==> design/flow/design.v <==
module cache(
    clk,
    proc_reset,
    proc_read,
    proc_write,
    proc_addr,
    proc_wdata,
    proc_stall,
    proc_rdata,
    mem_read,
    mem_write,
    mem_addr,
    mem_rdata,
    mem_wdata,
    mem_ready
);
    input          clk;
    input          proc_reset;
    input          proc_read, proc_write;
    input   [29:0] proc_addr;
    input   [31:0] proc_wdata;
    output reg        proc_stall;
    output reg [31:0] proc_rdata;
    input  [127:0] mem_rdata;
    input          mem_ready;
    output reg     mem_read, mem_write;
    output reg [27:0] mem_addr;
    output reg [127:0] mem_wdata;
	reg [127:0] block0, block1, block2, block3, block4, block5, block6, block7, block; 	 
	reg [7:0] valid, valid_save;
	reg [7:0] dirty, dirty_save;
	reg [24:0] tag0, tag1, tag2, tag3, tag4, tag5, tag6, tag7;
	reg [24:0] tag0_save, tag1_save, tag2_save, tag3_save, tag4_save, tag5_save, tag6_save, tag7_save;
	reg hit, stall, dirty_bit, valid_bit;
	reg [24:0] tag, tag_save;
	reg [127:0] data_4word;
	reg [1:0] state, next_state;
	reg [127:0] mem_data;
	reg [127:0] block0_save, block1_save,block2_save,block3_save,block4_save,block5_save,block6_save,block7_save;
	wire clk_i, rst_i;
assign clk_i = clk;
assign rst_i = proc_reset;
	always@ (*) begin   
		case(proc_addr[4:2])
		3'd0: begin
			dirty_bit = dirty_save[0];
			data_4word = block0_save;
			tag = tag0_save;
			valid_bit = valid_save[0];
		end
		3'd1: begin
			dirty_bit = dirty_save[1];
			data_4word = block1_save;
			tag = tag1_save;
			valid_bit = valid_save[1];
		end
		3'd2: begin
			dirty_bit = dirty_save[2];
			data_4word = block2_save;
			tag = tag2_save;
			valid_bit = valid_save[2];
		end
		3'd3: begin
			dirty_bit = dirty_save[3];
			data_4word = block3_save;
			tag = tag3_save;
			valid_bit = valid_save[3];
		end
		3'd4: begin
			dirty_bit = dirty_save[4];
			data_4word = block4_save;
			tag = tag4_save;
			valid_bit = valid_save[4];
		end
		3'd5: begin
			dirty_bit = dirty_save[5];
			data_4word = block5_save;
			tag = tag5_save;
			valid_bit = valid_save[5];
		end
		3'd6: begin
			dirty_bit = dirty_save[6];
			data_4word = block6_save;
			tag = tag6_save;
			valid_bit = valid_save[6];
		end
		3'd7: begin
			dirty_bit = dirty_save[7];
			data_4word = block7_save;
			tag = tag7_save;
			valid_bit = valid_save[7];
		end
		endcase
	end
	always @(valid_bit or tag or proc_addr or state) begin
		if(valid_bit && (tag == proc_addr[29:5]) && ~state[1] && ~state[0]) begin
			stall = 1'b0;
			hit = 1'b1;
		end
		else begin
			stall = 1'b1;
			hit = 1'b0;
		end
	end
	always @(*) begin
			case(proc_addr[1:0])
				2'd0: begin block = data_4word; block[31:0] = proc_wdata; end
				2'd1: begin block = data_4word; block[63:32] = proc_wdata; end
				2'd2: begin block = data_4word; block[95:64] = proc_wdata; end
				2'd3: begin block = data_4word; block[127:96] = proc_wdata; end
			endcase
	end
	always @(*)begin	 
		case(state) 
		2'b00:begin
			tag0 = tag0_save;
			tag1 = tag1_save;
			tag2 = tag2_save;
			tag3 = tag3_save;
			tag4 = tag4_save;
			tag5 = tag5_save;
			tag6 = tag6_save;
			tag7 = tag7_save;
		if(proc_write && hit) begin
			case(proc_addr[4:2])
			3'd0: begin 
				valid = valid_save;
				dirty = dirty_save;
				valid[0] = 1'b1;
				dirty[0] = 1'b1;
				block0 = block;
				block1 = block1_save;
				block2 = block2_save;
				block3 = block3_save;
				block4 = block4_save;
				block5 = block5_save;
				block6 = block6_save;
				block7 = block7_save;
				end
			3'd1: begin 
				valid = valid_save;
				dirty = dirty_save;
				valid[1] = 1'b1; 
				dirty[1] = 1'b1;
				block1 = block;
				block0 = block0_save;
				block2 = block2_save;
				block3 = block3_save;
				block4 = block4_save;
				block5 = block5_save;
				block6 = block6_save;
				block7 = block7_save;				
			end
			3'd2: begin 
				valid = valid_save;
				dirty = dirty_save;
				valid[2] = 1'b1; 
				dirty[2] = 1'b1;
				block2 = block;
				block0 = block0_save;
				block1 = block1_save;
				block3 = block3_save;	
				block4 = block4_save;
				block5 = block5_save;
				block6 = block6_save;
				block7 = block7_save;
			end
			3'd3: begin
				valid = valid_save;
				dirty = dirty_save;
				valid[3] = 1'b1; 
				dirty[3] = 1'b1;
				block3 = block;	
				block0 = block0_save;
				block1 = block1_save;
				block2 = block2_save;
				block4 = block4_save;
				block5 = block5_save;
				block6 = block6_save;
				block7 = block7_save;	
			end
			3'd4: begin 
				valid = valid_save;
				dirty = dirty_save;
				valid[4] = 1'b1; 
				dirty[4] = 1'b1;
				block4 = block; 
				block0 = block0_save;
				block1 = block1_save;
				block2 = block2_save;
				block3 = block3_save;
				block5 = block5_save;
				block6 = block6_save;
				block7 = block7_save;
			end
			3'd5: begin 
				valid = valid_save;
				dirty = dirty_save;
				valid[5] = 1'b1; 
				dirty[5] = 1'b1;
				block5 = block;
				block0 = block0_save;
				block1 = block1_save;
				block2 = block2_save;
				block3 = block3_save;
				block4 = block4_save;
				block6 = block6_save;
				block7 = block7_save; 
			end
			3'd6: begin 
				valid = valid_save;
				dirty = dirty_save;
				valid[6] = 1'b1; 
				dirty[6] = 1'b1;
				block6 = block; 
				block0 = block0_save;
				block1 = block1_save;
				block2 = block2_save;
				block3 = block3_save;
				block4 = block4_save;
				block5 = block5_save;
				block7 = block7_save;
			end
			3'd7: begin 
				valid = valid_save;
				dirty = dirty_save;
				valid[7] = 1'b1; 
				dirty[7] = 1'b1;
				block7 = block; 
				block0 = block0_save;
				block1 = block1_save;
				block2 = block2_save;
				block3 = block3_save;
				block4 = block4_save;
				block5 = block5_save;
				block6 = block6_save;
			end
			endcase
		end
		else begin
			valid = valid_save;
			dirty = dirty_save;
			block0 = block0_save;
			block1 = block1_save;
			block2 = block2_save;
			block3 = block3_save;
			block4 = block4_save;
			block5 = block5_save;
			block6 = block6_save;
			block7 = block7_save;
		end
		end
		2'b10:begin
			case(proc_addr[4:2])
			3'd0: begin 	
				valid = valid_save;
				dirty = dirty_save;
				valid[0] = 1'b1; 
				tag0 = proc_addr[29:5];
				tag1 = tag1_save;
				tag2 = tag2_save;
				tag3 = tag3_save;
				tag4 = tag4_save;
				tag5 = tag5_save;
				tag6 = tag6_save;
				tag7 = tag7_save;
				dirty[0] = 1'b0;
				block0 = mem_rdata;
				block1 = block1_save;
				block2 = block2_save;
				block3 = block3_save;
				block4 = block4_save;
				block5 = block5_save;
				block6 = block6_save;
				block7 = block7_save;				 
			end
			3'd1: begin 
				valid = valid_save;
				dirty = dirty_save;
				valid[1] = 1'b1; 
				tag1 = proc_addr[29:5];
				tag0 = tag0_save;
				tag2 = tag2_save;
				tag3 = tag3_save;
				tag4 = tag4_save;
				tag5 = tag5_save;
				tag6 = tag6_save;
				tag7 = tag7_save;
				dirty[1] = 1'b0;
				block1 = mem_rdata; 
				block0 = block0_save;
				block2 = block2_save;
				block3 = block3_save;
				block4 = block4_save;
				block5 = block5_save;
				block6 = block6_save;
				block7 = block7_save;
			end
			3'd2: begin 
				valid = valid_save;
				dirty = dirty_save;
				valid[2] = 1'b1; 
				tag2 = proc_addr[29:5];
				tag0 = tag0_save;
				tag1 = tag1_save;
				tag3 = tag3_save;
				tag4 = tag4_save;
				tag5 = tag5_save;
				tag6 = tag6_save;
				tag7 = tag7_save;
				dirty[2] = 1'b0;
				block2 = mem_rdata; 
				block0 = block0_save;
				block1 = block1_save;
				block3 = block3_save;
				block4 = block4_save;
				block5 = block5_save;
				block6 = block6_save;
				block7 = block7_save;
			end
			3'd3: begin 
				valid = valid_save;
				dirty = dirty_save;
				valid[3] = 1'b1; 
				tag3 = proc_addr[29:5];
				tag0 = tag0_save;
				tag1 = tag1_save;
				tag2 = tag2_save;
				tag4 = tag4_save;
				tag5 = tag5_save;
				tag6 = tag6_save;
				tag7 = tag7_save;
				dirty[3] = 1'b0;
				block3 = mem_rdata; 
				block0 = block0_save;
				block1 = block1_save;
				block2 = block2_save;
				block4 = block4_save;
				block5 = block5_save;
				block6 = block6_save;
				block7 = block7_save;
			end
			3'd4: begin 
				valid = valid_save;
				dirty = dirty_save;
				valid[4] = 1'b1; 
				tag4 = proc_addr[29:5];
				tag0 = tag0_save;
				tag1 = tag1_save;
				tag2 = tag2_save;
				tag3 = tag3_save;
				tag5 = tag5_save;
				tag6 = tag6_save;
				tag7 = tag7_save;
				dirty[4] = 1'b0;
				block4 = mem_rdata; 
				block0 = block0_save;
				block1 = block1_save;
				block2 = block2_save;
				block3 = block3_save;
				block5 = block5_save;
				block6 = block6_save;
				block7 = block7_save;
			end
			3'd5: begin 
				valid = valid_save;
				dirty = dirty_save;
				valid[5] = 1'b1; 
				tag5 = proc_addr[29:5];
				tag0 = tag0_save;
				tag1 = tag1_save;
				tag2 = tag2_save;
				tag3 = tag3_save;
				tag4 = tag4_save;
				tag6 = tag6_save;
				tag7 = tag7_save;
				dirty[5] = 1'b0;
				block5 = mem_rdata; 
				block0 = block0_save;
				block1 = block1_save;
				block2 = block2_save;
				block3 = block3_save;
				block4 = block4_save;
				block6 = block6_save;
				block7 = block7_save;
			end
			3'd6: begin 
				valid = valid_save;
				dirty = dirty_save;
				valid[6] = 1'b1; 
				tag6 = proc_addr[29:5];
				tag0 = tag0_save;
				tag1 = tag1_save;
				tag2 = tag2_save;
				tag3 = tag3_save;
				tag4 = tag4_save;
				tag5 = tag5_save;
				tag7 = tag7_save;
				dirty[6] = 1'b0;
				block6 = mem_rdata; 
				block0 = block0_save;
				block1 = block1_save;
				block2 = block2_save;
				block3 = block3_save;
				block4 = block4_save;
				block5 = block5_save;
				block7 = block7_save;
			end
			3'd7: begin 
				valid = valid_save;
				dirty = dirty_save;
				valid[7] = 1'b1; 
				tag7 = proc_addr[29:5];
				tag0 = tag0_save;
				tag1 = tag1_save;
				tag2 = tag2_save;
				tag3 = tag3_save;
				tag4 = tag4_save;
				tag5 = tag5_save;
				tag6 = tag6_save;
				dirty[7] = 1'b0;
				block7 = mem_rdata; 
				block0 = block0_save;
				block1 = block1_save;
				block2 = block2_save;
				block3 = block3_save;
				block4 = block4_save;
				block5 = block5_save;
				block6 = block6_save;
			end
			endcase
		end
		default: begin
				valid = valid_save;
				dirty = dirty_save;
				tag0 = tag0_save;
				tag1 = tag1_save;
				tag2 = tag2_save;
				tag3 = tag3_save;
				tag4 = tag4_save;
				tag5 = tag5_save;
				tag6 = tag6_save;
				tag7 = tag7_save;
				block0 = block0_save;
				block1 = block1_save;
				block2 = block2_save;
				block3 = block3_save;
				block4 = block4_save;
				block5 = block5_save;
				block6 = block6_save;
				block7 = block7_save;	
		end
		endcase
	end
	always @(*) begin	 
		case(state) 
			2'b00:begin 	 
				if(hit || ~(proc_read || proc_write)) begin
					next_state = 2'b00;
				end
				else if(dirty_bit) begin
					next_state = 2'b11;
				end
				else begin
					next_state = 2'b10;
				end
			end
			2'b01:begin
				next_state = 2'b00;
			end
			2'b10:begin	 
				if(mem_ready) begin
					next_state = 2'b00;
				end
				else begin
					next_state = 2'b10;
				end
			end
			2'b11:begin	 
				if(mem_ready) begin
					next_state = 2'b10;
				end
				else begin
					next_state = 2'b11;
				end
			end
		endcase
	end
	always @(*) begin	 
		case(state)	
			2'b00:begin	 
				proc_stall = stall;
				mem_read = 1'b0;
				mem_write = 1'b0;
				mem_addr = 28'b0;
				mem_wdata = 128'b0;
				if(proc_read) begin
					case(proc_addr[1:0])
						2'd0: proc_rdata = data_4word[31:0];
						2'd1: proc_rdata = data_4word[63:32];
						2'd2: proc_rdata = data_4word[95:64];
						2'd3: proc_rdata = data_4word[127:96];
					endcase
				end
				else begin
					proc_rdata = 32'b0;
				end
			end
			2'b01: begin
				proc_stall = 1'b0;
				proc_rdata = 32'b0;
				mem_read = 1'b0;
				mem_write = 1'b0;
				mem_addr = 28'b0;
				mem_wdata = 128'b0;
			end
			2'b10:begin	 
				proc_stall = 1'b1;
				proc_rdata = 32'b0;
				mem_read = 1'b1;
				mem_write = 1'b0;
				mem_addr = proc_addr[29:2];
				mem_wdata = 128'b0;
			end
			2'b11:begin	 
				proc_stall = 1'b1;
				proc_rdata = 32'b0;
				mem_read = 1'b0;
				mem_write = 1'b1;
				mem_addr = {tag, proc_addr[4:2]};
				mem_wdata = data_4word;
			end
		endcase
	end
	always@( posedge clk or posedge proc_reset ) begin
	    if( proc_reset ) begin
	    	state <= 2'b00;
			valid_save <= 8'b0;
			dirty_save <= 8'b0;  
			tag0_save <= 25'b0;  
			tag1_save <= 25'b0;  
			tag2_save <= 25'b0;  
			tag3_save <= 25'b0;  
			tag4_save <= 25'b0;  
			tag5_save <= 25'b0;  
			tag6_save <= 25'b0;  
			tag7_save <= 25'b0;  
		end
	    else begin
	    	state <= next_state;
			valid_save <= valid;
			dirty_save <= dirty;
			tag0_save <= tag0;
			tag1_save <= tag1;
			tag2_save <= tag2;
			tag3_save <= tag3;
			tag4_save <= tag4;
			tag5_save <= tag5;
			tag6_save <= tag6;
			tag7_save <= tag7;
	    end
	end
	always @(posedge clk_i or posedge rst_i) begin
		if(rst_i) begin
			block0_save <= 128'b0;
			block1_save <= 128'b0;
			block2_save <= 128'b0;
			block3_save <= 128'b0;
			block4_save <= 128'b0;
			block5_save <= 128'b0;
			block6_save <= 128'b0;
			block7_save <= 128'b0;	
		end
		else begin
			block0_save <= block0;
			block1_save <= block1;
			block2_save <= block2;
			block3_save <= block3;
			block4_save <= block4;
			block5_save <= block5;
			block6_save <= block6;
			block7_save <= block7;
		end
	end
endmodule
==> design/flow/run.sh <==
#!/bin/bash
# the make line also repeats each setting of config.mk as NAME=value (left out here)
make -C /OpenROAD-flow-scripts/flow DESIGN_CONFIG=/design/flow/config.mk WORK_HOME=/design/flow/orfs CLKGATE_MAP_FILE= finish
==> design/flow/config.mk <==
export PLATFORM = sky130hd
export DESIGN_NAME = cache
export DESIGN_NICKNAME = cache
export VERILOG_FILES = /design/flow/design.v
export SDC_FILE = /design/flow/constraint.sdc
export NUM_CORES = 4
export LEC_CHECK = 0
export ABC_AREA = 1
export CAP_MARGIN = 20
export CELL_PAD_IN_SITES_DETAIL_PLACEMENT = 2
export CELL_PAD_IN_SITES_GLOBAL_PLACEMENT = 2
export CORE_ASPECT_RATIO = 1.47
export CORE_MARGIN = 10
export CORE_UTILIZATION = 36
export CTS_CLUSTER_SIZE = 80
export SETUP_SLACK_MARGIN = -0.99
export SLEW_MARGIN = 20
==> design/flow/constraint.sdc <==
create_clock -name core_clock -period 10.3 [get_ports {clk}]
set_input_delay 2.0600 -clock core_clock [delete_from_list [all_inputs] [get_ports {clk}]]
set_output_delay 2.0600 -clock core_clock [all_outputs]
set_load 0.01 [all_outputs]
==> results of run 1 <==
layer usage:
metal / vias up / part of all wire, % / global-route usage [%]
li1: 26165 / - / -
met1: 32944 / 42 / 46.1
met2: 2460 / 46 / 55.3
met3: 616 / 7.6 / 6.63
met4: 22 / 4.2 / 13.3
met5: - / 0.049 / 0
area by class of cell:
cell class              count  share of cell area [%]
diodes                     12                  0.0422
clock buffers             204                    5.65
clock inverters            43                   0.759
inverters                 161                   0.891
multi-input cells        5799                    36.9
flip-flops and latches   1242                    43.7
well taps                2208                    3.88
repair buffers            579                    8.24
metrics by stage:
step | cells | hold slack [ns] | total power (uW) | setup slack (ns) | util (%)
final | 10248 | 0.454 | 22900 | 1.07 | 42.6
after global routing | 10239 | 0.486 | 24100 | 1.13 | 42.6
after CTS | 10235 | 0.456 | 22800 | 1.28 | 42.6
after detailed placement | 9988 | 0.441 | 17500 | 1.30 | 39.8
after global placement | 9986 | 0.430 | 17100 | 1.10 | 39.8
after floorplan | 7836 | 0.419 | 13500 | -8.92 | -
==> flow_metrics.tcl, run 1 <==
# collected from the flow reports
set metrics [dict create \
    p_seq_uw 8240 \
    topCellsByArea "dfrtp_1, nand2_1, nand3_1" \
    comb-power_uw 9440 \
    synth_top_cell_by_area "dfrtp_1" \
    final.setup.tns_ns 0 \
    cts_tree "yes" \
    top_power_group "combinational logic" \
    grt_max_degree 168 \
    gp_congestion 0.876 \
    hold_viol 0 \
    r2r-end "block3_save[71]$_DFFE_PP0P_" \
    post_cts_buffers 0 \
    p_clk_uw 5190 \
    netSwitchingFraction_pct 46.4 \
    crit_family "buffers and inverters" \
    synth_nets 8031 \
    root_buffer "clkbuf_16" \
    ys_seq_elements 1242 \
    critPathRequiredTime_ns 8.24 \
    postCtsHoldBufs 0 \
    outcome "no timing/DRC/antenna violations" \
    antenna_found_initial 42 \
    max_freq_mhz 108 \
    cp.depth 12 \
    min_to "valid_save[2]$_DFFE_PP0P_" \
    tool_warnings 78 \
    fp-row-count 182 \
    min_path_type "reg2reg" \
    vias 62207 \
    synthesis.area_um2 60500 \
    compound_area_share_pct 11.5 \
    core_um2 167000 \
    drcViolationCount 0 \
    slew_headroom_pct 16.3 \
    final_cell_area_um2 71200 \
    mux_area_share_pct 0 \
    ys_top_cells_by_count "nand2_1, dfrtp_1, nand3_1, o21ai_0, clkbuf_1" \
    critPathKind "in2out" \
    cp-endpoint "proc_rdata[27]" \
    crit_buf_inv 5 \
    totalWireLength_mm 327 \
    min_from "valid_save[2]$_DFFE_PP0P_" \
    async_flop_share_pct 100 \
    critPathMaxStageDelay_ns 0.83 \
    cp.arrival_ns 7.17 \
    hpwl_mm 202 \
    chip_area_um2 185000 \
    setup_viol 0 \
    p_comb_share_pct 41.3 \
    yosysWarnings 1 \
    top_cell_area_share_pct 51.4 \
    synth-main-ff-cell "dfrtp_1" \
    worst_slew_pin_slew_ns 1.24 \
    ys_cells 7836 \
    cts_max_level 4 \
    hold_depth 2 \
    power_density_nw_per_um2 321 \
    cts_buffer_depth 3 \
    first_iter_violations 5913 \
    cts_buffers 139 \
    finalCritPeriodShare_pct 89.6 \
    grt-ovfl-total 0 \
    grt_first_pass_wirelength_mm 473 \
    postSynthSeqShare_pct 51.4 \
    slew_viol_final 0 \
    place_area_um2 66600 \
    peakVddDrop_v 0.000211 \
    yosysUniqueCellTypes 33 \
    final_net_count 8117 \
    p_leak_uw 0.0354 \
    internal-power_uw 12300 \
    critPathLaunchType "input port" \
    switchingPower_uw 10600 \
    clock.latency.late_pin_ns 0.80 \
    synthXorXnorAreaFrac_pct 0 \
    critPathLaunch "proc_addr[3]" \
    topCombFamilyByArea "simple AND/OR/NAND/NOR gates" \
    seqCellArea_um2 31100 \
    port_buffers 385 \
    syn_area_per_cell_um2 7.72 \
    cts_resized 0 \
    grt_pass1_vias 66002 \
    top_cell "nand2_1" \
    worstSetupEndpointType "output pin" \
    yosys_area_um2 60500 \
    cap_violations 0 \
    seqPwrFrac_pct 36.0 \
    r2r_start "state[1]$_DFF_PP0_" \
    track_usage_pct 34.6 \
    path_clk_slew_ns 0.06 \
    crit_chain "clkdlybuf4s50_1, buf_4, nand3_2, inv_6, buf_12, a21oi_1, nand3_1, o22ai_1, o22ai_1, o21ai_0, a21oi_1, clkdlybuf4s50_1" \
    drt_first_pass_iters 6 \
    p_clk_share_pct 22.7 \
    postRouteAntennaNets 0 \
    fp-utilization_pct 36.2 \
    area_growth_syn_to_layout_pct 17.7 \
    slowest_stage "a21oi_1" \
    wl_per_cell_um 31.9 \
    reg2reg_slack_ns 5.89 \
    min_period_ns 9.23 \
    cts.sinks 1242 \
    ys_sh_adder_pct 0 \
    path_max_fanout 41 \
    die_h_um 517 \
    fillers 18973 \
    synth-edff-count 0 \
    r2r_cells 9 \
    io_pins 386 \
    syn_inst 7836 \
    comb_area_um2 26300 \
    rsz0062_at_grt "false" \
    die_w_um 358 \
    simple_gate_area_share_pct 31.5 \
    avgViaCountPerCell 6.07 \
    skew_ns 0.0190 \
]
==> run 2: changes to the inputs <==
Settings changed: ABC_AREA 1 to not set, CAP_MARGIN 20 to 30, CELL_PAD_IN_SITES_DETAIL_PLACEMENT 2 to not set, CELL_PAD_IN_SITES_GLOBAL_PLACEMENT 2 to not set, CORE_ASPECT_RATIO 1.47 to not set, CORE_MARGIN 10 to 2, CORE_UTILIZATION 36 to 68, CTS_CLUSTER_SIZE 80 to not set, MAX_ROUTING_LAYER set to met4, SETUP_SLACK_MARGIN -0.99 to not set.
Clock period 10.3 ns to 4.18 ns, I/O delays scaled along.
==> run 2 against run 1 <==
Now fails the layout checks on negative setup slack. Final cell count is 27% lower. Critical endpoint is now proc_rdata[10]. Utilization is 46 points higher. Non-clock buffer count is 710 higher. Sequential power went up to 2.6 times the previous value. Critical path depth is 1 higher. Largest power group is now registers. Sequential share of layout area is 4.1 points lower. Power is 130% higher. Count of clock-buffer cells in the layout is 9 lower. Die size is 51% lower.
==> flow_metrics.tcl, run 2 <==
# collected from the flow reports
set metrics [dict create \
    outcome "complete, but fails checks" \
    so.violations "negative setup slack" \
    p_clk_uw 12000 \
    antenna_found_initial 28 \
    crit_family "buffers and inverters" \
    yosysWarnings 1 \
    grt_first_pass_wirelength_mm 354 \
    avgViaCountPerCell 7.16 \
    path_clk_slew_ns 0.06 \
    yosys_area_um2 60500 \
    simple_gate_area_share_pct 7.52 \
    critPathRequiredTime_ns 3.34 \
    cts_buffer_depth 3 \
    hold_depth 1 \
    vias 53381 \
    critPathMaxStageDelay_ns 0.56 \
    syn_area_per_cell_um2 11.7 \
    synth-main-ff-cell "dfrtp_1" \
    ys_sh_adder_pct 0 \
    p_leak_uw 0.0357 \
    critPathKind "in2out" \
    rsz0062_at_grt "true" \
    compound_area_share_pct 9.91 \
    track_usage_pct 55.4 \
    fin_cells 7458 \
    chip_area_um2 91400 \
    hold_ws_ns 0.465 \
    async_flop_share_pct 100 \
    netSwitchingFraction_pct 35.6 \
    drcViolationCount 0 \
    top_cell_area_share_pct 51.4 \
    peakVddDrop_v 0.000574 \
    mux_area_share_pct 27.6 \
    yosysUniqueCellTypes 66 \
    cp.arrival_ns 3.52 \
    r2r_cells 12 \
    switchingPower_uw 18800 \
    setup_viol 22 \
    topCombFamilyByArea "multiplexers" \
    synth_nets 5345 \
    min_path_type "reg2reg" \
    setup_slack_ns -0.179 \
    top_cell "dfrtp_1" \
    io_pins 386 \
    gp_congestion 1.01 \
    finalCritPeriodShare_pct 104 \
    power_uw 52800 \
    slew_headroom_pct 16.3 \
    slew_viol_final 0 \
    critPathLaunch "proc_addr[3]" \
    die_w_um 302 \
    grt-ovfl-total 0 \
    final_net_count 6350 \
    r2r-end "block0_save[125]$_DFFE_PP0P_" \
    cts_buffers 132 \
    comb_area_um2 28700 \
    postSynthSeqShare_pct 51.4 \
    cts_max_level 4 \
    cp-endpoint "proc_rdata[10]" \
    tool_warnings 35 \
    syn_inst 5150 \
    cap_violations 0 \
    fp-utilization_pct 68.6 \
    hold_viol 0 \
    root_buffer "clkbuf_16" \
    max_freq_mhz 229 \
    p_seq_uw 21100 \
    cts.sinks 1242 \
    reg2reg_slack_ns 0.40 \
    p_comb_share_pct 37.2 \
    core_um2 88200 \
    slowest_stage "mux4_2" \
    min_period_ns 4.36 \
    topCellsByArea "dfrtp_1, mux2_2, mux2_1" \
    dpl.cell_count 7082 \
    ys_cells 5150 \
    fp-row-count 109 \
    seqPwrFrac_pct 40.0 \
    crit_buf_inv 8 \
    die_h_um 302 \
    grt_pass1_vias 53222 \
    worst_slew_pin_slew_ns 1.25 \
    cp.depth 13 \
    synth_top_cell_by_area "dfrtp_1" \
    ys_seq_elements 1242 \
    fillers 3874 \
    path_max_fanout 13 \
    final.setup.tns_ns -1.60 \
    wl_per_cell_um 33.6 \
    totalWireLength_mm 250 \
    postCtsHoldBufs 0 \
    port_buffers 385 \
    crit_chain "buf_12, buf_12, buf_16, buf_12, mux4_2, nand2_1, a21oi_2, buf_4, a211oi_1, buf_4, a211oi_2, buf_4, clkdlybuf4s50_1" \
    hpwl_mm 159 \
    internal-power_uw 34000 \
    min_from "valid_save[4]$_DFFE_PP0P_" \
    critPathLaunchType "input port" \
    synthXorXnorAreaFrac_pct 0.203 \
    utilization_pct 89.0 \
    p_clk_share_pct 22.8 \
    min_to "valid_save[4]$_DFFE_PP0P_" \
    seqCellArea_um2 31100 \
    power_density_nw_per_um2 673 \
    first_iter_violations 7452 \
    ys_top_cells_by_count "dfrtp_1, mux2_2, nand2_1, nor2_1, clkbuf_1" \
    worstSetupEndpointType "output pin" \
    clock.latency.late_pin_ns 0.78 \
    comb-power_uw 19700 \
    cts_tree "yes" \
    skew_ns 0.0301 \
    synthesis.area_um2 60500 \
    grt_max_degree 165 \
    area_growth_syn_to_layout_pct 29.8 \
    postRouteAntennaNets 0 \
    top_power_group "registers" \
    r2r_start "tag7_save[1]$_DFFE_PP0P_" \
    drt_first_pass_iters 9 \
    synth-edff-count 0 \
]
-- run 2: cell type report --
class	instances	area share, %
Antenna cell	38	0.121
Clock buffer	195	4.98
Clock inverter	39	0.562
Inverter	38	0.209
Multi-Input combinational cell	3452	36.6
Sequential cell	1242	39.6
Tap cell	1165	1.86
Timing Repair Buffer	1289	16.1
-- run 2: stage by stage --
stage	area, um2	worst slack, ns
after floorplan	60500	-13.82
after global placement	71600	-0.651
after detailed placement	71600	-0.623
after CTS	77300	-0.171
after global routing	78500	-0.193
final	78500	-0.179
-- run 2: routing by layer --
layer | vias up | part of all wire (%) | GRT usage, %
met5 | - | 0 | -
met4 | 0 | 9.6 | 42.9
met3 | 1454 | 15 | 19.8
met2 | 4541 | 42 | 76.1
met1 | 26649 | 33 | 66.3
li1 | 20737 | - | -
-- run 2: timing repair --
item	in CTS	in global routing
cloned	6	3
buffers inserted	50	44
resized	215	189
pin swaps	32	57
endpoints found under the setup margin	64	58
==> run 3: changes to the inputs <==
Settings changed: ABC_AREA set to 1, CAP_MARGIN 30 to 0, CELL_PAD_IN_SITES_DETAIL_PLACEMENT set to 2, CELL_PAD_IN_SITES_GLOBAL_PLACEMENT set to 2, CORE_UTILIZATION 68 to 69, GPL_TIMING_DRIVEN set to 0, MAX_ROUTING_LAYER met4 to not set, PLACE_DENSITY set to 0.72.
Clock period 4.18 ns to 8.0 ns, I/O delays scaled along.
==> run 3 against run 2 <==
The flow now stops in 3_1_place_gp_skip_io. Synthesized cell count up 52%. Synthesized area about the same. Die size down 1.4%.
==> flow_metrics.tcl, run 3 <==
# yosys + openroad results
set metrics [dict create \
    synthesis.area_um2 60500 \
    postSynthSeqShare_pct 51.4 \
    ys_top_cells_by_count "nand2_1, dfrtp_1, nand3_1, o21ai_0, clkbuf_1" \
    synthXorXnorAreaFrac_pct 0 \
    yosysUniqueCellTypes 33 \
    mux_area_share_pct 0 \
    syn_area_per_cell_um2 7.72 \
    async_flop_share_pct 100 \
    outcome "stopped before the end" \
    topCombFamilyByArea "simple AND/OR/NAND/NOR gates" \
    die_w_um 300 \
    top_cell_area_share_pct 51.4 \
    syn_inst 7836 \
    simple_gate_area_share_pct 31.5 \
    ys_sh_adder_pct 0 \
    die_h_um 300 \
    synth-main-ff-cell "dfrtp_1" \
    stop_stage "3_1_place_gp_skip_io" \
    synth-edff-count 0 \
    yosys_area_um2 60500 \
    chip_area_um2 90000 \
    fp-row-count 108 \
    synth_nets 8031 \
    topCellsByArea "dfrtp_1, nand2_1, nand3_1" \
    synth_top_cell_by_area "dfrtp_1" \
    core_um2 86800 \
    tool.error "[ERROR GPL-0301] Utilization 134.850 % exceeds 100%." \
    top_cell "nand2_1" \
    fp-utilization_pct 69.7 \
    yosysWarnings 1 \
    compound_area_share_pct 11.5 \
    ys_seq_elements 1242 \
    ys_cells 7836 \
]
==> run 4: changes to the inputs <==
Settings changed: ABC_AREA 1 to 0, CAP_MARGIN 0 to 20, CELL_PAD_IN_SITES_DETAIL_PLACEMENT 2 to 0, CELL_PAD_IN_SITES_GLOBAL_PLACEMENT 2 to not set, CORE_ASPECT_RATIO set to 0.83, CORE_UTILIZATION 69 to 71, CTS_CLUSTER_DIAMETER set to 135, CTS_CLUSTER_SIZE set to 50, GPL_TIMING_DRIVEN 0 to 1, MAX_ROUTING_LAYER set to met4, PLACE_DENSITY 0.72 to not set, PLACE_DENSITY_LB_ADDON set to 0.0, SETUP_SLACK_MARGIN set to 0.98, SLEW_MARGIN 20 to 30, TNS_END_PERCENT set to 15.
Clock period 8.0 ns to 4.18 ns, I/O delays scaled along.
==> run 4 against run 3 <==
The flow stops in 5_1_grt. Die size is 2.8% lower. Synthesized area about the same. Synthesized cell count decreased by 34%.
==> flow_metrics.tcl, run 4 <==
# yosys + openroad results
set metrics [dict create \
    top_cell "dfrtp_1" \
    outcome "stopped before the end" \
    die_w_um 324 \
    cts_buffers 28 \
    place_ws_ns -0.695 \
    top_cell_area_share_pct 51.4 \
    synth_top_cell_by_area "dfrtp_1" \
    ys_top_cells_by_count "dfrtp_1, mux2_2, nand2_1, nor2_1, clkbuf_1" \
    cts_buffer_depth 3 \
    ys_sh_adder_pct 0 \
    yosys_area_um2 60500 \
    chip_area_um2 87600 \
    synth-edff-count 0 \
    cts_max_level 1 \
    compound_area_share_pct 9.91 \
    syn_inst 5150 \
    topCellsByArea "dfrtp_1, mux2_2, mux2_1" \
    postSynthSeqShare_pct 51.4 \
    postCtsHoldBufs 0 \
    syn_area_per_cell_um2 11.7 \
    place_area_um2 71000 \
    mux_area_share_pct 27.6 \
    stop_stage "5_1_grt" \
    hpwl_mm 156 \
    io_pins 386 \
    root_buffer "clkbuf_16" \
    ys_seq_elements 1242 \
    yosysWarnings 1 \
    fp-row-count 97 \
    cts.sinks 1242 \
    gp_congestion 1.00 \
    synthesis.area_um2 60500 \
    die_h_um 270 \
    synthXorXnorAreaFrac_pct 0.203 \
    core_um2 84300 \
    synth_nets 5345 \
    synth-main-ff-cell "dfrtp_1" \
    topCombFamilyByArea "multiplexers" \
    simple_gate_area_share_pct 7.52 \
    yosysUniqueCellTypes 66 \
    async_flop_share_pct 100 \
    ys_cells 5150 \
    port_buffers 385 \
    fp-utilization_pct 71.7 \
]
## run 4: timing repair
item                                    4_1_cts
gates resized                               774
endpoints found under the setup margin     1227
gates cloned                                 22
hold endpoints to repair                      0
buffers inserted                             97
pin swaps                                   132
## run 4: through the flow
stage	power (uW)	cells	hold slack (ns)
after floorplan	31000	5150	0.427
after global placement	36900	7007	0.445
after detailed placement	38200	7007	0.451
after CTS	43900	7157	0.490
==> run 5: changes to the inputs <==
Settings changed: ABC_AREA 0 to not set, CELL_PAD_IN_SITES_DETAIL_PLACEMENT 0 to not set, CORE_ASPECT_RATIO 0.83 to not set, CORE_UTILIZATION 71 to 72, CTS_CLUSTER_DIAMETER 135 to not set, CTS_CLUSTER_SIZE 50 to 49, GPL_TIMING_DRIVEN 1 to not set, HOLD_SLACK_MARGIN set to -0.09, PLACE_DENSITY set to 0.73, PLACE_DENSITY_LB_ADDON 0.0 to not set, SETUP_SLACK_MARGIN 0.98 to 1.08, SLEW_MARGIN 30 to 20, TNS_END_PERCENT 15 to 5.
==> run 5 against run 4 <==
The run again fails in 5_1_grt. Synthesized area unchanged. Synthesized cell count unchanged. Die size decreased by 1.4%.
==> flow_metrics.tcl, run 5 <==
# yosys + openroad results
set metrics [dict create \
    outcome "stopped before the end" \
    synth-edff-count 0 \
    yosys_area_um2 60500 \
    yosysWarnings 1 \
    ys_top_cells_by_count "dfrtp_1, mux2_2, nand2_1, nor2_1, clkbuf_1" \
    cts_buffer_depth 3 \
    root_buffer "clkbuf_16" \
    cts_max_level 4 \
    place_area_um2 71200 \
    grt-ovfl-total 112 \
    port_buffers 385 \
    topCellsByArea "dfrtp_1, mux2_2, mux2_1" \
    cts.sinks 1242 \
    die_w_um 294 \
    stop_stage "5_1_grt" \
    synth_top_cell_by_area "dfrtp_1" \
    async_flop_share_pct 100 \
    hpwl_mm 159 \
    ys_sh_adder_pct 0 \
    die_h_um 294 \
    syn_inst 5150 \
    syn_area_per_cell_um2 11.7 \
    io_pins 386 \
    fp-utilization_pct 72.5 \
    ys_cells 5150 \
    ys_seq_elements 1242 \
    fp-row-count 106 \
    gp_congestion 1.03 \
    postCtsHoldBufs 0 \
    core_um2 83400 \
    synthesis.area_um2 60500 \
    mux_area_share_pct 27.6 \
    track_usage_pct 84.5 \
    chip_area_um2 86400 \
    synth_nets 5345 \
    top_cell_area_share_pct 51.4 \
    top_cell "dfrtp_1" \
    cts_buffers 132 \
    synth-main-ff-cell "dfrtp_1" \
    compound_area_share_pct 9.91 \
    postSynthSeqShare_pct 51.4 \
    yosysUniqueCellTypes 66 \
    topCombFamilyByArea "multiplexers" \
    tool.error "[ERROR GRT-0116] Global routing finished with congestion. Check the congestion regions in the DRC Viewer." \
    synthXorXnorAreaFrac_pct 0.203 \
    simple_gate_area_share_pct 7.52 \
]
-- run 5: what timing repair did --
action,in CTS
gates resized,789
hold endpoints to repair,0
pin swaps,159
buffers inserted,192
cloned,30
setup endpoints to repair,1231
-- run 5: per-stage QoR --
stage | std cells | setup slack, ns | TNS (ns) | hold slack [ns] | util [%]
floorplan | 5150 | -13.82 | - | 0.427 | -
global placement | 6971 | -0.636 | -215.87 | 0.444 | 85.3
detailed placement | 6971 | -0.770 | -335.49 | 0.450 | 85.3
CTS | 7429 | -0.0462 | -0.0462 | 0.468 | 96.5
-- run 5: per-layer routing --
layer	overflow	GRT usage [%]
met5	-	-
met4	53	83.9
met3	6	72.3
met2	50	95.3
met1	3	83.4
==> run 6: changes to the inputs <==
Settings changed: CAP_MARGIN 20 to 30, CORE_UTILIZATION 72 to 45, CTS_CLUSTER_DIAMETER set to 93, CTS_CLUSTER_SIZE 49 to not set, GPL_ROUTABILITY_DRIVEN set to 0, HOLD_SLACK_MARGIN -0.09 to not set, MAX_ROUTING_LAYER met4 to not set, PLACE_DENSITY 0.73 to 0.6, SETUP_SLACK_MARGIN 1.08 to not set, SLEW_MARGIN 20 to 40, TNS_END_PERCENT 5 to 20.
Clock period 4.18 ns to 8.0 ns, I/O delays scaled along.
==> run 6 against run 5 <==
Now clean on timing, DRC and antenna. Synthesized area did not move. Die size rose by 59%. Synthesized cell count did not move.
==> flow_metrics.tcl, run 6 <==
# collected from the flow reports
set metrics [dict create \
    outcome "no timing/DRC/antenna violations" \
    yosysUniqueCellTypes 66 \
    netSwitchingFraction_pct 34.0 \
    vias 46741 \
    worstSetupEndpointType "output pin" \
    place_area_um2 67100 \
    wl_per_cell_um 32.8 \
    cts.sinks 1242 \
    ys_top_cells_by_count "dfrtp_1, mux2_2, nand2_1, nor2_1, clkbuf_1" \
    grt_pass1_vias 46155 \
    mux_area_share_pct 27.6 \
    yosys_area_um2 60500 \
    crit_buf_inv 5 \
    hold_viol 0 \
    r2r_start "tag7_save[1]$_DFFE_PP0P_" \
    slowest_stage "clkdlybuf4s50_1" \
    path_max_fanout 57 \
    top_cell_area_share_pct 51.4 \
    syn_area_per_cell_um2 11.7 \
    postRouteAntennaNets 0 \
    first_iter_violations 5354 \
    fp-row-count 134 \
    p_clk_share_pct 25.3 \
    hold_ws_ns 0.473 \
    cts_max_level 4 \
    min_path_type "reg2reg" \
    grt-ovfl-total 0 \
    seqPwrFrac_pct 41.4 \
    topCellsByArea "dfrtp_1, mux2_2, mux2_1" \
    core_um2 133000 \
    die_w_um 371 \
    cp.depth 10 \
    crit_chain "buf_8, or3_4, buf_12, buf_4, nor2_1, a21oi_1, a211oi_1, buf_4, a211oi_1, clkdlybuf4s50_1" \
    peakVddDrop_v 0.000216 \
    grt_first_pass_wirelength_mm 343 \
    final_cell_area_um2 71900 \
    port_buffers 385 \
    p_leak_uw 0.0312 \
    path_clk_slew_ns 0.06 \
    synthesis.area_um2 60500 \
    track_usage_pct 34.8 \
    cts_buffers 140 \
    skew_ns 0.0277 \
    grt_max_degree 147 \
    r2r_cells 13 \
    critPathRequiredTime_ns 6.40 \
    postCtsHoldBufs 0 \
    p_seq_uw 10700 \
    fin_cells 7346 \
    synth_top_cell_by_area "dfrtp_1" \
    topCombFamilyByArea "multiplexers" \
    worst_slew_pin_slew_ns 1.03 \
    simple_gate_area_share_pct 7.52 \
    chip_area_um2 137000 \
    dpl.cell_count 7080 \
    rsz0062_at_grt "false" \
    fillers 11665 \
    io_pins 386 \
    critPathLaunch "proc_addr[2]" \
    avgViaCountPerCell 6.36 \
    totalWireLength_mm 241 \
    clock.latency.late_pin_ns 0.78 \
    min_period_ns 7.31 \
    comb-power_uw 8620 \
    slew_viol_final 0 \
    cts_tree "yes" \
    synth_nets 5345 \
    synth-main-ff-cell "dfrtp_1" \
    cp-endpoint "proc_rdata[15]" \
    p_comb_share_pct 33.3 \
    final_net_count 5653 \
    post_cts_buffers 0 \
    drcViolationCount 0 \
    critPathLaunchType "input port" \
    yosysWarnings 1 \
    async_flop_share_pct 100 \
    min_to "valid_save[4]$_DFFE_PP0P_" \
    final.setup.tns_ns 0 \
    internal-power_uw 17100 \
    ys_sh_adder_pct 0 \
    slew_headroom_pct 31.0 \
    p_clk_uw 6560 \
    ys_cells 5150 \
    finalCritPeriodShare_pct 91.3 \
    ys_seq_elements 1242 \
    min_from "valid_save[4]$_DFFE_PP0P_" \
    antenna_found_initial 22 \
    critPathKind "in2out" \
    power_density_nw_per_um2 360 \
    cts_buffer_depth 3 \
    max_freq_mhz 137 \
    reg2reg_slack_ns 3.37 \
    fp-utilization_pct 45.3 \
    switchingPower_uw 8810 \
    hpwl_mm 159 \
    r2r-end "block1_save[111]$_DFFE_PP0P_" \
    syn_inst 5150 \
    critPathMaxStageDelay_ns 0.67 \
    synthXorXnorAreaFrac_pct 0.203 \
    tool_warnings 41 \
    crit_family "buffers and inverters" \
    hold_depth 1 \
    root_buffer "clkbuf_16" \
    setup_viol 0 \
    cap_violations 0 \
    cp.arrival_ns 5.71 \
    cts_resized 0 \
    top_power_group "registers" \
    synth-edff-count 0 \
    top_cell "dfrtp_1" \
    drt_first_pass_iters 6 \
    compound_area_share_pct 9.91 \
    die_h_um 371 \
    area_growth_syn_to_layout_pct 18.9 \
    postSynthSeqShare_pct 51.4 \
]
run 6: metal layers:
metal	global-route usage (%)	vias to the layer above	share of wire, %
met4	17.0	24	5.3
met5	0	-	0.059
li1	-	19270	-
met3	7.82	552	9.8
met1	49.1	24394	42
met2	50.7	2501	43
run 6: area by class of cell:
type / count / area (um2) / share of cell area (%)
Sequential cell: 1242 / 31100 / 43.2
Multi-Input combinational cell: 3452 / 27700 / 38.6
Timing Repair Buffer: 584 / 6030 / 8.38
Clock buffer: 217 / 4340 / 6.03
Tap cell: 1768 / 2210 / 3.08
Clock inverter: 36 / 315 / 0.439
Inverter: 38 / 164 / 0.228
Antenna cell: 9 / 22.5 / 0.0313
run 6: stage by stage:
step | worst slack, ns | utilization, % | power (uW)
6_report | 0.692 | 53.9 | 25900
5_1_grt | 0.726 | 53.9 | 27100
4_1_cts | 0.786 | 53.7 | 25800
3_5_place_dp | 0.804 | 50.3 | 19200
3_3_place_gp | 0.747 | 50.0 | 18900
2_1_floorplan | -10.76 | - | 16200
==> run 7: changes to the inputs <==
Settings changed: CAP_MARGIN 30 to 0, CELL_PAD_IN_SITES_DETAIL_PLACEMENT set to 2, CORE_UTILIZATION 45 to 69, CTS_CLUSTER_DIAMETER 93 to not set, GPL_ROUTABILITY_DRIVEN 0 to not set, GPL_TIMING_DRIVEN set to 0, PLACE_DENSITY 0.6 to 0.72, SLEW_MARGIN 40 to 20, TNS_END_PERCENT 20 to not set.
==> run 7 against run 6 <==
Synthesized cell count unchanged. Die size is 34% lower. The flow now stops in 3_5_place_dp. Synthesized area unchanged.
==> flow_metrics.tcl, run 7 <==
# yosys + openroad results
set metrics [dict create \
    outcome "stopped before the end" \
    stop_stage "3_5_place_dp" \
    tool.error "Error: detail_place.tcl, 38 bad optional access" \
    topCombFamilyByArea "multiplexers" \
    top_cell "dfrtp_1" \
    ys_top_cells_by_count "dfrtp_1, mux2_2, nand2_1, nor2_1, clkbuf_1" \
    topCellsByArea "dfrtp_1, mux2_2, mux2_1" \
    syn_area_per_cell_um2 11.7 \
    synth-edff-count 0 \
    ys_sh_adder_pct 0 \
    port_buffers 376 \
    top_cell_area_share_pct 51.4 \
    ys_seq_elements 1242 \
    gp_congestion 1.15 \
    chip_area_um2 90100 \
    compound_area_share_pct 9.91 \
    simple_gate_area_share_pct 7.52 \
    mux_area_share_pct 27.6 \
    synth_nets 5345 \
    async_flop_share_pct 100 \
    synth-main-ff-cell "dfrtp_1" \
    fp-utilization_pct 69.6 \
    ys_cells 5150 \
    synthXorXnorAreaFrac_pct 0.203 \
    synth_top_cell_by_area "dfrtp_1" \
    core_um2 86900 \
    postSynthSeqShare_pct 51.4 \
    io_pins 386 \
    yosysUniqueCellTypes 66 \
    fp-row-count 108 \
    die_w_um 300 \
    die_h_um 300 \
    yosys_area_um2 60500 \
    synthesis.area_um2 60500 \
    syn_inst 5150 \
    yosysWarnings 1 \
]
## run 7: stage by stage
step	instances	total power, uW	hold WS (ns)
2_1_floorplan	5150	16200	0.427
3_3_place_gp	6681	19100	0.445
==> run 8: changes to the inputs <==
Settings changed: CAP_MARGIN 0 to 20, CELL_PAD_IN_SITES_DETAIL_PLACEMENT 2 to not set, CORE_UTILIZATION 69 to 45, GPL_TIMING_DRIVEN 0 to not set, PLACE_DENSITY 0.72 to 0.6.
Clock period 8.0 ns to 7.53 ns, I/O delays scaled along.
==> run 8 against run 7 <==
Now clean on timing, DRC and antenna. Synthesized area stayed put. Synthesized cell count stayed put. Die size is 53% higher.
==> flow_metrics.tcl, run 8 <==
# collected from the flow reports
set metrics [dict create \
    track_usage_pct 34.9 \
    core_um2 133000 \
    path_max_fanout 63 \
    path_clk_slew_ns 0.06 \
    antenna_found_initial 24 \
    switchingPower_uw 9400 \
    p_clk_uw 6870 \
    netSwitchingFraction_pct 34.2 \
    gp_congestion 0.908 \
    grt_first_pass_wirelength_mm 344 \
    chip_area_um2 137000 \
    postSynthSeqShare_pct 51.4 \
    path_common_cell "buf_4" \
    ys_sh_adder_pct 0 \
    slew_headroom_pct 21.9 \
    ys_cells 5150 \
    synth-main-ff-cell "dfrtp_1" \
    critPathLaunchType "input port" \
    first_iter_violations 5179 \
    slowest_stage "a211oi_1" \
    slew_viol_final 0 \
    hold_depth 1 \
    internal-power_uw 18100 \
    worst_slew_pin_slew_ns 1.17 \
    postCtsHoldBufs 0 \
    yosys_area_um2 60500 \
    comb-power_uw 9240 \
    io_pins 386 \
    p_comb_share_pct 33.6 \
    topCombFamilyByArea "multiplexers" \
    synth_top_cell_by_area "dfrtp_1" \
    synth-edff-count 0 \
    min_period_ns 7.26 \
    async_flop_share_pct 100 \
    cts_buffer_depth 3 \
    top_cell "dfrtp_1" \
    die_h_um 371 \
    seqPwrFrac_pct 41.4 \
    ys_top_cells_by_count "dfrtp_1, mux2_2, nand2_1, nor2_1, clkbuf_1" \
    r2r-end "block6_save[113]$_DFFE_PP0P_" \
    fillers 11726 \
    dpl.cell_count 7106 \
    area_growth_syn_to_layout_pct 18.3 \
    simple_gate_area_share_pct 7.52 \
    final_net_count 5672 \
    crit_chain "buf_8, buf_4, buf_4, mux2i_1, a211oi_1, a221oi_1, nor2_1, mux2i_1, a211oi_1, buf_4, clkdlybuf4s50_1" \
    skew_ns 0.0230 \
    totalWireLength_mm 241 \
    postRouteAntennaNets 0 \
    cp-endpoint "proc_rdata[14]" \
    topCellsByArea "dfrtp_1, mux2_2, mux2_1" \
    synth_nets 5345 \
    hold_viol 0 \
    cts_max_level 4 \
    critPathRequiredTime_ns 6.02 \
    p_seq_uw 11400 \
    max_freq_mhz 138 \
    r2r_start "state[0]$_DFF_PP0_" \
    hpwl_mm 159 \
    reg2reg_slack_ns 2.41 \
    critPathLaunch "proc_addr[2]" \
    cap_violations 0 \
    worstSetupEndpointType "output pin" \
    compound_area_share_pct 9.91 \
    crit_buf_inv 5 \
    fin_cells 7353 \
    die_w_um 371 \
    top_usage_layer "met2" \
    vias 46790 \
    tool_warnings 52 \
    min_from "valid_save[3]$_DFFE_PP0P_" \
    grt_max_degree 168 \
    p_leak_uw 0.0311 \
    final.setup.tns_ns 0 \
    cp.depth 11 \
    avgViaCountPerCell 6.36 \
    peakVddDrop_v 0.000210 \
    fp-row-count 134 \
    critPathKind "in2out" \
    outcome "no timing/DRC/antenna violations" \
    grt_pass1_vias 45823 \
    clock.latency.late_pin_ns 0.77 \
    post_cts_buffers 0 \
    power_density_nw_per_um2 384 \
    p_clk_share_pct 25.0 \
    min_path_type "reg2reg" \
    syn_inst 5150 \
    fp-utilization_pct 45.3 \
    mux_area_share_pct 27.6 \
    grt_use_met2_pct 50.9 \
    min_to "valid_save[3]$_DFFE_PP0P_" \
    cts_tree "yes" \
    yosysUniqueCellTypes 66 \
    synthesis.area_um2 60500 \
    grt-ovfl-total 0 \
    cp.arrival_ns 5.75 \
    ys_seq_elements 1242 \
    root_buffer "clkbuf_16" \
    synthXorXnorAreaFrac_pct 0.203 \
    r2r_cells 10 \
    yosysWarnings 1 \
    cts.sinks 1242 \
    finalCritPeriodShare_pct 96.4 \
    drt_first_pass_iters 5 \
    cts_buffers 137 \
    grt_use_met3_pct 8.43 \
    crit_family "buffers and inverters" \
    syn_area_per_cell_um2 11.7 \
    top_cell_area_share_pct 51.4 \
    cts_resized 0 \
    wl_per_cell_um 32.8 \
    setup_viol 0 \
    top_power_group "registers" \
    port_buffers 385 \
    critPathMaxStageDelay_ns 0.79 \
    grt_use_met1_pct 49.1 \
    rsz0062_at_grt "false" \
    drcViolationCount 0 \
]
==> run 8: per-layer routing <==
layer	routed length (um)	vias to the layer above
met5	54	-
met4	12300	8
met3	24100	494
met2	104000	2438
met1	101000	24585
li1	-	19265
==> run 8: area by class of cell <==
cell class	count	area [um2]	area share, %
inverters	38	164	0.229
well taps	1768	2210	3.09
flip-flops and latches	1242	31100	43.4
repair buffers	606	5920	8.27
multi-input cells	3452	27600	38.6
diodes	7	17.5	0.0245
clock buffers	205	4150	5.80
clock inverters	35	374	0.523
==> run 8: per-stage QoR <==
step | power [uW] | hold WS [ns] | area (um2) | utilization, % | worst slack [ns]
2_1_floorplan | 17200 | 0.427 | 60500 | - | -11.14
3_3_place_gp | 20200 | 0.446 | 67000 | 50.2 | 0.502
3_5_place_dp | 20500 | 0.452 | 67000 | 50.2 | 0.518
4_1_cts | 27400 | 0.469 | 71500 | 53.6 | 0.474
5_1_grt | 28800 | 0.482 | 71500 | 53.6 | 0.210
6_report | 27500 | 0.467 | 71500 | 53.6 | 0.270
==> run 9: changes to the inputs <==
Settings changed: CORE_UTILIZATION 45 to 72, CTS_CLUSTER_SIZE set to 50, HOLD_SLACK_MARGIN set to -0.08, MAX_ROUTING_LAYER set to met4, PLACE_DENSITY 0.6 to 0.64, SETUP_SLACK_MARGIN set to 1.1, TNS_END_PERCENT set to 5.
Clock period 7.53 ns to 4.45 ns, I/O delays scaled along.
==> run 9 against run 8 <==
The run now fails in 5_1_grt. Die size down 37%. Synthesized area unchanged. Synthesized cell count unchanged.
==> flow_metrics.tcl, run 9 <==
# yosys + openroad results
set metrics [dict create \
    outcome "stopped before the end" \
    stop_stage "5_1_grt" \
    tool.error "[ERROR GRT-0232] Routing congestion too high. Check the congestion heatmap in the GUI." \
    hpwl_mm 159 \
    fp-utilization_pct 72.5 \
    die_h_um 294 \
    async_flop_share_pct 100 \
    ys_seq_elements 1242 \
    mux_area_share_pct 27.6 \
    grt-ovfl-total 6052 \
    io_pins 386 \
    cts_buffers 131 \
    compound_area_share_pct 9.91 \
    yosys_area_um2 60500 \
    die_w_um 294 \
    core_um2 83400 \
    dpl.cell_count 6967 \
    synthXorXnorAreaFrac_pct 0.203 \
    topCombFamilyByArea "multiplexers" \
    postSynthSeqShare_pct 51.4 \
    synth-edff-count 0 \
    top_cell "dfrtp_1" \
    cts_buffer_depth 3 \
    topCellsByArea "dfrtp_1, mux2_2, mux2_1" \
    place_ws_ns -0.406 \
    root_buffer "clkbuf_16" \
    fp-row-count 106 \
    chip_area_um2 86400 \
    syn_inst 5150 \
    synthesis.area_um2 60500 \
    synth_nets 5345 \
    syn_area_per_cell_um2 11.7 \
    ys_top_cells_by_count "dfrtp_1, mux2_2, nand2_1, nor2_1, clkbuf_1" \
    cts.sinks 1242 \
    port_buffers 385 \
    top_cell_area_share_pct 51.4 \
    gp_congestion 1.02 \
    track_usage_pct 105 \
    postCtsHoldBufs 0 \
    yosysUniqueCellTypes 66 \
    cts_max_level 4 \
    yosysWarnings 1 \
    ys_sh_adder_pct 0 \
    synth-main-ff-cell "dfrtp_1" \
    simple_gate_area_share_pct 7.52 \
    ys_cells 5150 \
    synth_top_cell_by_area "dfrtp_1" \
]
## run 9: routing by layer
layer,overflow,track usage (%)
met1,382,95.5
met2,4054,122
met3,379,89.8
met4,1237,112
met5,-,-
## run 9: stage by stage
step	power (uW)	cell area [um2]	TNS, ns	util (%)	hold WS, ns
after floorplan	29100	60500	-	-	0.427
after global placement	34800	71100	-121.59	85.2	0.445
after detailed placement	36000	71100	-87.28	85.2	0.449
after CTS	48500	77900	0	93.4	0.466
## run 9: what timing repair did
item | CTS
gates resized | 503
hold endpoints to repair | 0
pin swaps | 85
gates cloned | 15
endpoints found under the setup margin | 1221
buffers inserted | 64
==> run 10: changes to the inputs <==
Settings changed: CORE_UTILIZATION 72 to 42, CTS_CLUSTER_SIZE 50 to not set, HOLD_SLACK_MARGIN -0.08 to not set, MAX_ROUTING_LAYER met4 to not set, PLACE_DENSITY 0.64 to 0.6, SETUP_SLACK_MARGIN 1.1 to not set, TNS_END_PERCENT 5 to not set.
Clock period 4.45 ns to 7.53 ns, I/O delays scaled along.
==> run 10 against run 9 <==
Now clean on timing, DRC and antenna. Synthesized cell count unchanged. Synthesized area unchanged. Die size grew 70%.
==> flow_metrics.tcl, run 10 <==
# collected from the flow reports
set metrics [dict create \
    synth_nets 5345 \
    hold_ws_ns 0.463 \
    top_cell "dfrtp_1" \
    yosys_area_um2 60500 \
    postRouteAntennaNets 0 \
    cts_tree "yes" \
    critPathLaunch "proc_addr[2]" \
    cts.sinks 1242 \
    drcViolationCount 0 \
    wl_per_cell_um 33.0 \
    compound_area_share_pct 9.91 \
    netSwitchingFraction_pct 34.5 \
    final_net_count 5670 \
    hold_depth 1 \
    synth-main-ff-cell "dfrtp_1" \
    synthesis.area_um2 60500 \
    port_buffers 385 \
    gp_congestion 0.916 \
    critPathLaunchType "input port" \
    internal-power_uw 18000 \
    p_clk_uw 6880 \
    clock.latency.late_pin_ns 0.79 \
    max_freq_mhz 147 \
    antenna_found_initial 18 \
    ys_seq_elements 1242 \
    tool_warnings 49 \
    cts_buffers 138 \
    hpwl_mm 161 \
    postCtsHoldBufs 0 \
    root_buffer "clkbuf_16" \
    r2r_start "tag1_save[19]$_DFFE_PP0P_" \
    grt-ovfl-total 0 \
    slowest_stage "nor4_1" \
    r2r-end "block5_save[7]$_DFFE_PP0P_" \
    die_w_um 384 \
    path_clk_slew_ns 0.05 \
    peakVddDrop_v 0.000212 \
    fp-row-count 139 \
    chip_area_um2 147000 \
    io_pins 386 \
    hold_viol 0 \
    setup_viol 0 \
    ys_sh_adder_pct 0 \
    track_usage_pct 33.1 \
    slew_headroom_pct 15.8 \
    cts_resized 0 \
    area_growth_syn_to_layout_pct 18.6 \
    critPathKind "in2out" \
    grt_first_pass_wirelength_mm 350 \
    cp.depth 11 \
    drt_first_pass_iters 6 \
    min_path_type "reg2reg" \
    path_common_cell "nor4_1" \
    yosysWarnings 1 \
    crit_buf_inv 3 \
    ys_cells 5150 \
    cp-endpoint "proc_stall" \
    worstSetupEndpointType "output pin" \
    top_cell_area_share_pct 51.4 \
    p_leak_uw 0.0311 \
    top_power_group "registers" \
    critPathRequiredTime_ns 6.02 \
    r2r_cells 10 \
    topCellsByArea "dfrtp_1, mux2_2, mux2_1" \
    finalCritPeriodShare_pct 90.4 \
    cts_buffer_depth 3 \
    die_h_um 384 \
    vias 46990 \
    core_um2 143000 \
    first_iter_violations 5121 \
    async_flop_share_pct 100 \
    final.setup.tns_ns 0 \
    path_max_fanout 47 \
    outcome "no timing/DRC/antenna violations" \
    cap_violations 0 \
    power_density_nw_per_um2 384 \
    grt_pass1_vias 46128 \
    cts_max_level 4 \
    utilization_pct 50.1 \
    min_from "valid_save[7]$_DFFE_PP0P_" \
    skew_ns 0.0359 \
    postSynthSeqShare_pct 51.4 \
    switchingPower_uw 9500 \
    seqPwrFrac_pct 41.5 \
    min_period_ns 6.80 \
    synth_top_cell_by_area "dfrtp_1" \
    post_cts_buffers 0 \
    crit_family "simple AND/OR/NAND/NOR gates" \
    totalWireLength_mm 247 \
    p_clk_share_pct 25.0 \
    mux_area_share_pct 27.6 \
    synth-edff-count 0 \
    yosysUniqueCellTypes 66 \
    reg2reg_slack_ns 2.93 \
    critPathMaxStageDelay_ns 0.66 \
    min_to "valid_save[7]$_DFFE_PP0P_" \
    simple_gate_area_share_pct 7.52 \
    topCombFamilyByArea "multiplexers" \
    worst_slew_pin_slew_ns 1.26 \
    fillers 12839 \
    crit_chain "buf_8, nor2b_4, buf_12, a221oi_1, o22ai_1, xor2_1, nor4_1, nand4_1, nor4_1, o21bai_1, clkdlybuf4s50_1" \
    slew_viol_final 0 \
    syn_inst 5150 \
    avgViaCountPerCell 6.28 \
    syn_area_per_cell_um2 11.7 \
    cp.arrival_ns 5.30 \
    ys_top_cells_by_count "dfrtp_1, mux2_2, nand2_1, nor2_1, clkbuf_1" \
    synthXorXnorAreaFrac_pct 0.203 \
    grt_max_degree 160 \
    p_seq_uw 11400 \
    rsz0062_at_grt "false" \
    p_comb_share_pct 33.5 \
    comb-power_uw 9230 \
    fp-utilization_pct 42.2 \
]
-- run 10: metal layers --
| metal | share of wire [%] | up-vias | global-route usage, % | wire, um |
|---|---|---|---|---|
| li1 | - | 19253 | - | - |
| met1 | 42 | 24551 | 46.5 | 103000 |
| met2 | 43 | 2670 | 48.0 | 106000 |
| met3 | 11 | 502 | 8.66 | 26000 |
| met4 | 4.8 | 14 | 14.8 | 11900 |
| met5 | 0.036 | - | 0 | 88 |
-- run 10: area by class of cell --
type                       instances  area, um2  area share (%)
sequential                      1242      31100            43.3
tap                             1903       2380            3.32
clock buffer                     200       4080            5.69
antenna                            8       20.0          0.0279
clock inverter                    38        452           0.630
inverter                          38        164           0.228
timing repair buffer             603       5940            8.28
multi-input combinational       3452      27600            38.5
-- run 10: per-stage QoR --
step                setup WS, ns  cells  cell area (um2)  total power, uW
floorplan                 -11.14   5150            60500            17200
global placement           0.650   7237            67200            20200
detailed placement         0.777   7238            67200            20500
CTS                        0.768   7476            71700            27400
global route               0.362   7478            71700            28700
finish                     0.727   7484            71700            27500
==> run 11: changes to the inputs <==
Settings changed: ABC_AREA set to 1, CAP_MARGIN 20 to 25, CELL_PAD_IN_SITES_DETAIL_PLACEMENT set to 1, CORE_ASPECT_RATIO set to 1.17, CORE_MARGIN 2 to 9, CORE_UTILIZATION 42 to 45, CTS_CLUSTER_DIAMETER set to 178, GPL_ROUTABILITY_DRIVEN set to 1, GPL_TIMING_DRIVEN set to 0, MAX_ROUTING_LAYER set to met5, SLEW_MARGIN 20 to 40, TNS_END_PERCENT set to 20.
Clock period 7.53 ns to 9.75 ns, I/O delays scaled along.
==> run 11 against run 10 <==
Now fails the layout checks on antenna violations, negative setup slack. Register-to-register slack improved by 2.2 ns. Synthesized area about the same. Combinational power increased by 41%. Wire length increased by 76%. Utilization increased by 6.4 points. Die size increased by 0.61%. Non-clock buffer count increased by 544. Sequential cell count unchanged. Critical path depth increased by 2. Synthesized cell count increased by 52%. Largest power group is now combinational logic.
==> flow_metrics.tcl, run 11 <==
# collected from the flow reports
set metrics [dict create \
    critPathMaxStageDelay_ns 0.75 \
    root_buffer "clkbuf_16" \
    antenna_found_initial 102 \
    die_h_um 415 \
    drt_first_pass_iters 10 \
    comb-power_uw 13000 \
    yosys_area_um2 60500 \
    topCellsByArea "dfrtp_1, nand2_1, nand3_1" \
    setup_slack_ns -0.319 \
    drcViolationCount 0 \
    r2r-end "block4_save[51]$_DFFE_PP0P_" \
    cap_violations 0 \
    crit_chain "clkdlybuf4s50_1, nand3_2, clkinv_1, buf_2, buf_2, buf_2, a22oi_1, nand4_1, o21ai_1, o21ai_0, o21ai_0, a21oi_1, clkdlybuf4s50_1" \
    simple_gate_area_share_pct 31.5 \
    crit_family "buffers and inverters" \
    rsz0062_at_grt "false" \
    fillers 16052 \
    first_iter_violations 13309 \
    postRouteAntennaNets 2 \
    final_net_count 8685 \
    topCombFamilyByArea "simple AND/OR/NAND/NOR gates" \
    track_usage_pct 57.0 \
    postCtsHoldBufs 0 \
    internal-power_uw 13500 \
    port_buffers 384 \
    slowest_stage "a21oi_1" \
    cp-endpoint "proc_rdata[31]" \
    max_freq_mhz 99.3 \
    die_w_um 357 \
    wl_per_cell_um 41.4 \
    comb_area_um2 26500 \
    top_power_group "combinational logic" \
    p_seq_uw 8900 \
    cts.sinks 1242 \
    r2r_start "state[1]$_DFF_PP0_" \
    netSwitchingFraction_pct 51.2 \
    slew_viol_final 0 \
    synth_top_cell_by_area "dfrtp_1" \
    path_common_cell "buf_2" \
    top_cell_area_share_pct 51.4 \
    outcome "complete, but fails checks" \
    critPathRequiredTime_ns 7.80 \
    crit_buf_inv 6 \
    p_comb_share_pct 46.8 \
    power_uw 27700 \
    setup_viol 9 \
    power_density_nw_per_um2 368 \
    io_pins 386 \
    min_period_ns 10.07 \
    reg2reg_slack_ns 5.14 \
    synthXorXnorAreaFrac_pct 0 \
    switchingPower_uw 14200 \
    cp.depth 13 \
    ys_seq_elements 1242 \
    ys_sh_adder_pct 0 \
    fp-utilization_pct 45.3 \
    grt-ovfl-total 0 \
    min_path_type "reg2reg" \
    syn_area_per_cell_um2 7.72 \
    synth_nets 8031 \
    area_growth_syn_to_layout_pct 24.6 \
    totalWireLength_mm 435 \
    cp.arrival_ns 8.12 \
    critPathLaunch "proc_addr[3]" \
    cts_max_level 4 \
    peakVddDrop_v 0.000273 \
    fp-row-count 145 \
    skew_ns 0.0349 \
    path_clk_slew_ns 0.05 \
    seqCellArea_um2 31100 \
    critPathKind "in2out" \
    syn_inst 7836 \
    vias 75782 \
    synth-main-ff-cell "dfrtp_1" \
    worstSetupEndpointType "output pin" \
    utilization_pct 56.4 \
    grt_max_degree 27 \
    cts_buffers 139 \
    hold_viol 0 \
    min_to "block2_save[57]$_DFFE_PP0P_" \
    mux_area_share_pct 0 \
    finalCritPeriodShare_pct 103 \
    core_um2 134000 \
    grt_pass1_vias 73089 \
    critPathLaunchType "input port" \
    yosysWarnings 1 \
    p_clk_uw 5850 \
    synth-edff-count 0 \
    p_leak_uw 0.0376 \
    ys_top_cells_by_count "nand2_1, dfrtp_1, nand3_1, o21ai_0, clkbuf_1" \
    hold_depth 2 \
    clock.latency.late_pin_ns 0.89 \
    top_cell "nand2_1" \
    cts_tree "yes" \
    compound_area_share_pct 11.5 \
    grt_first_pass_wirelength_mm 588 \
    postSynthSeqShare_pct 51.4 \
    cts_buffer_depth 3 \
    p_clk_share_pct 21.1 \
    avgViaCountPerCell 7.21 \
    r2r_cells 9 \
    min_from "block2_save[57]$_DFFE_PP0P_" \
    ys_cells 7836 \
    chip_area_um2 148000 \
    so.violations "antenna violations, negative setup slack" \
    gp_congestion 1.14 \
    seqPwrFrac_pct 32.1 \
    worst_slew_pin_slew_ns 1.11 \
    path_max_fanout 10 \
    async_flop_share_pct 100 \
    synthesis.area_um2 60500 \
    slew_headroom_pct 25.3 \
    yosysUniqueCellTypes 33 \
    tool_warnings 30 \
    hpwl_mm 310 \
]
[run 11: layout make-up]
| type | instances | area share, % |
|---|---|---|
| Clock buffer | 186 | 5.21 |
| Multi-Input combinational cell | 5799 | 35.1 |
| Inverter | 161 | 0.807 |
| Tap cell | 1764 | 2.93 |
| Timing Repair Buffer | 513 | 8.98 |
| Antenna cell | 145 | 0.482 |
| Sequential cell | 1242 | 41.3 |
| Buffer | 634 | 3.97 |
| Clock inverter | 63 | 1.21 |
[run 11: through the flow]
stage / setup TNS [ns] / hold WS [ns] / setup slack, ns / instances / instance area (um2)
after floorplan: - / 0.419 / -9.36 / 7836 / 60500
after global placement: - / 0.433 / -17.85 / 9984 / 66500
after detailed placement: 0 / 0.439 / 0.270 / 10112 / 70100
after CTS: 0 / 0.467 / 0.194 / 10361 / 74900
after global routing: 0 / 0.489 / 0.0521 / 10381 / 75000
final: -1.45 / 0.471 / -0.319 / 10507 / 75300
[run 11: timing repair]
action | in CTS | in global routing
endpoints found under the setup margin | 0 | 5
buffers inserted | 0 | 0
gates resized | 0 | 2
[run 11: per-layer routing]
layer	up-vias	wire length, um	GRT usage (%)	share of wire, %
met1	36775	139000	61.7	32
li1	27536	-	-	-
met3	3105	72700	34.1	17
met2	8298	168000	75.3	39
met5	-	1100	5.31	0.25
met4	68	54200	53.5	12
Power is estimated from default activity; no workload was simulated.
